Setup of v44:
==> flow/design.v <==
`default_nettype none
module spm #(parameter size = 32)(
    input wire              clk, 
    input wire              rst,
    input wire              clr,
    input wire              y,
    input wire [size-1:0]   x,
    output wire             p
);
    wire[size-1:1] pp;
    wire[size-1:0] xy;
    genvar i;
    CSADD csa0 (.clk(clk), .rst(rst), .clr(clr), .x(x[0]&y), .y(pp[1]), .sum(p));
    generate 
        for(i=1; i<size-1; i=i+1) begin
            CSADD csa (.clk(clk), .rst(rst), .clr(clr), .x(x[i]&y), .y(pp[i+1]), .sum(pp[i]));
        end 
    endgenerate
    TCMP tcmp (.clk(clk), .rst(rst), .clr(clr), .a(x[size-1]&y), .s(pp[size-1]));
endmodule
module CSADD(
    input wire  clk, 
    input wire  rst,
    input wire  clr,
    input wire  x, 
    input wire  y,
    output reg  sum
);
    reg sc;
    wire hsum1, hco1;
    assign hsum1 = y ^ sc;
    assign hco1 = y & sc;
    wire hsum2, hco2;
    assign hsum2 = x ^ hsum1;
    assign hco2 = x & hsum1;
    always @(posedge clk or posedge rst) begin
        if (rst) begin
            sum <= 1'b0;
            sc <= 1'b0;
        end
        else if (clr) begin
            sum <= 1'b0;
            sc <= 1'b0;
        end
        else begin
            sum <= hsum2;
            sc <= hco1 ^ hco2;
        end
    end
endmodule
module TCMP (
    input wire  clk, 
    input wire  rst,
    input wire  clr,
    input wire  a, 
    output reg  s
);
    reg z;
    always @(posedge clk or posedge rst) begin
        if (rst) begin
            s <= 1'b0;
            z <= 1'b0;
        end
        else if (clr) begin
            s <= 1'b0;
            z <= 1'b0;
        end
        else begin
            z <= a | z;
            s <= a ^ z;
        end
    end
endmodule
`default_nettype none
module mul32 (
    input wire          clk,
    input wire          rst,
    input wire          start,
    input wire  [31:0]  mc,
    input wire  [31:0]  mp,
    output reg  [63:0]  p,
    output wire         done
);
    wire        pw;
    reg [31:0]  Y;
    reg [7:0]   cnt, ncnt;
    reg [1:0]   state, nstate;
    localparam  IDLE=0, RUNNING=1, DONE=2;
    always @(posedge clk or posedge rst)
        if(rst)
            state  <= IDLE;
        else 
            state <= nstate;
    always @*
        case(state)
            IDLE    :   if(start) nstate = RUNNING; else nstate = IDLE;
            RUNNING :   if(cnt == 64) nstate = DONE; else nstate = RUNNING; 
            DONE    :   if(start) nstate = RUNNING; else nstate = DONE;
            default :   nstate = IDLE;
        endcase
    always @(posedge clk)
        cnt <= ncnt;
    always @*
        case(state)
            IDLE    :   ncnt = 0;
            RUNNING :   ncnt = cnt + 1;
            DONE    :   ncnt = 0;
            default :   ncnt = 0;
        endcase
    always @(posedge clk or posedge rst)
        if(rst)
            Y <= 32'b0;
        else if((start == 1'b1)) 
            Y <= mp;
        else if(state==RUNNING) 
            Y <= (Y >> 1);
    always @(posedge clk) 
        if(start)
            p <= 64'b0;
        else if(state==RUNNING)
            p <= {pw, p[63:1]};
    wire y = (state==RUNNING) ? Y[0] : 1'b0;
    spm #(.size(32)) spm32(
        .clk(clk),
        .rst(rst),
        .clr(start),
        .x(mc),
        .y(y),
        .p(pw)
    );
    assign done = (state == DONE);
endmodule
`default_nettype none
module user_proj_mul32 
(
    input wb_clk_i,
    input wb_rst_i,
    input wbs_stb_i,
    input wbs_cyc_i,
    input wbs_we_i,
    input [3:0] wbs_sel_i,
    input [31:0] wbs_dat_i,
    input [31:0] wbs_adr_i,
    output reg wbs_ack_o,
    output reg [31:0] wbs_dat_o,
    output [2:0] irq
);
    reg start;
    wire done;
    wire sys_clk;
    localparam MC_OFF = 8'h00, MP_OFF = 8'h04, P0_OFF = 8'h08, P1_OFF = 8'h0C;
    reg  [31:0]         MP, MC;
    wire [63:0]         P;
    wire                valid           = wbs_stb_i & wbs_cyc_i;
    wire                we              = wbs_we_i && valid;
    wire                re              = ~wbs_we_i && valid;
    wire [3:0]          byte_wr_en      = wbs_sel_i & {4{we}}; 
    wire                we_mp_reg       = we & (wbs_adr_i[7:0] == MP_OFF);
    wire                we_mc_reg       = we & (wbs_adr_i[7:0] == MC_OFF);
    wire                re_mp_reg       = re & (wbs_adr_i[7:0] == MP_OFF);
    wire                re_mc_reg       = re & (wbs_adr_i[7:0] == MC_OFF);
    wire                re_p0_reg       = re & (wbs_adr_i[7:0] == P0_OFF);
    wire                re_p1_reg       = re & (wbs_adr_i[7:0] == P1_OFF);
    assign sys_clk = wb_clk_i;
    always @(posedge sys_clk or posedge wb_rst_i) begin  
        if(wb_rst_i)
            MC <= 32'h0;
        else if(we_mc_reg)  
            MC <= wbs_dat_i;
    end
    always @(posedge sys_clk or posedge wb_rst_i) begin  
        if(wb_rst_i)
            MP <= 32'h0;
        else if(we_mp_reg) 
            MP <= wbs_dat_i;
    end 
    always @(posedge sys_clk or posedge wb_rst_i) begin  
        if(wb_rst_i)
            wbs_ack_o <= 0;
        else
        begin
            if ((we_mc_reg || we_mp_reg || (re_p0_reg && done) || (re_p1_reg && done)))
            begin
                wbs_ack_o <=1;
            end
            else 
                wbs_ack_o <=0; 
        end
    end
    always@(posedge sys_clk or posedge wb_rst_i) begin
        if(wb_rst_i)
            wbs_dat_o <= 32'hDEADBEEF;
        else
        begin
            if (re_p0_reg)
                wbs_dat_o <= P[31:0];
            else if (re_p1_reg)
                 wbs_dat_o <= P[63:32];
            else if (re_mp_reg)
                 wbs_dat_o <= MP;
            else if (re_mc_reg)
                 wbs_dat_o <= MC;
            else
               wbs_dat_o <= 32'hDEADBEEF; 
        end
    end
    always @(posedge sys_clk) 
        start <= (we_mp_reg && wbs_ack_o) ? 1'b1 : 1'b0;
    assign irq = 3'b000;	 
    mul32 mul (
        .clk(wb_clk_i),
        .rst(wb_rst_i),
        .start(start),
        .mc(MC),
        .mp(MP),
        .p(P),
        .done(done)
    );
endmodule
clock: 10.0 ns
lec_check: 0
cap_margin: 10
cell_pad_in_sites_detail_placement: 1
core_aspect_ratio: 0.96
core_margin: 8
core_utilization: 40
cts_cluster_size: 87
hold_slack_margin: -0.06
max_routing_layer: met5
min_routing_layer: met2
place_density_lb_addon: 0.17
slew_margin: 20
tns_end_percent: 95
run.sh (not shown) runs the stock make flow with config.mk's settings and CLKGATE_MAP_FILE=.
#### Input delta (v19 over v44)
- CORE_UTILIZATION now 22, was 40
- PLACE_DENSITY now 0.39, previously not set
- HOLD_SLACK_MARGIN no longer set, was -0.06
- CORE_ASPECT_RATIO no longer set, was 0.96
- TNS_END_PERCENT no longer set, was 95
- CTS_CLUSTER_DIAMETER now 358, previously not set
- CTS_CLUSTER_SIZE no longer set, was 87
- CORE_MARGIN now 2, was 8
- CELL_PAD_IN_SITES_DETAIL_PLACEMENT no longer set, was 1
- CAP_MARGIN now 20, was 10
- MAX_ROUTING_LAYER no longer set, was met5
- PLACE_DENSITY_LB_ADDON no longer set, was 0.17
[summary]
Taking v44 as the reference, in v19 global-route met2 utilization moved down, routed wire length went up by 9.4%.
The via count of v44 and that of v19 are within noise of each other.
The run showing the smaller detail-routed via count per cell is v19.
Delta (v19 minus v44): maximum cell stage delay along the critical path moved up; first-pass GRT wire length increased 3.2%.
Changes in v20 relative to v19:
- CTS_CLUSTER_DIAMETER no longer set, was 358
- ABC_AREA now 1, previously not set
- CORE_UTILIZATION now 68, was 22
- MIN_ROUTING_LAYER no longer set, was met2
- PLACE_DENSITY no longer set, was 0.39
- the clock period (ns, I/O delays scaled along) now 2.5, was 10.0
Results
Going from v19 to v20, the final total power was found to have gone up by about 280%.
v20 ends up with a worst setup slack that is 5.18 ns lower than in v19.
Higher share of power burned in the clock network was reported by v19, not v20.
Re combinational share of power: v20 and v19 aren't equal, and the lower value belongs to v19.
Count of placed standard cells in the final layout, fillers left out on v20 is up relative to v19.
Reported for v20 and v19, post-cts resize count turned out identical to the last digit.
Looking at portion of total power attributed to sequential cells, v20 sits 3.1 points higher than v19 does.
Count of cells along the worst register-to-register path: v20 > v19
v20 vs v19 on length of routed wiring on met1: v20 is the higher one.
The lower signed area change from the synthesized netlist to the final layout of v20 and v19 is in v20.
Relative to v20, the following input files were edited for v53:
- PLACE_DENSITY_LB_ADDON now 0.2, previously not set
- CORE_ASPECT_RATIO now 1.32, previously not set
- SETUP_SLACK_MARGIN now 0.73, previously not set
- HOLD_SLACK_MARGIN now 0.29, previously not set
- CTS_CLUSTER_SIZE now 10, previously not set
- CTS_CLUSTER_DIAMETER now 353, previously not set
- CAP_MARGIN now 30, was 20
- CORE_UTILIZATION now 72, was 68
Findings:
Higher area overhead of the layout relative to synthesis goes to v20 over v53. In the flow results for v20 and v53, the least setup slack across all paths after layout is smaller on v20. Summary — met2 demand-to-capacity share in global routing, v53 relative to v20: higher, by 12 points. Compared to v20, v53 has amount of wire on met3 after detailed routing about 30% higher. Taking v20 as the reference point, the final clock period utilization by the worst path of v53 falls by 13 points. From v20 to v53 the numbers moved as follows: met1 usage in global routing comparable; routed wire length now larger. Between v20 and v53, the final standard cell area without fillers does not differ in any meaningful way. v53 completed end to end with timing, DRC and antenna clean. v53 ended with more total internal power than v20. The worst endpoint required time reported for v53 is greater than that of v20 by 0.97 ns.
Power figures rest on the tool's default switching activity, not on a simulated workload.
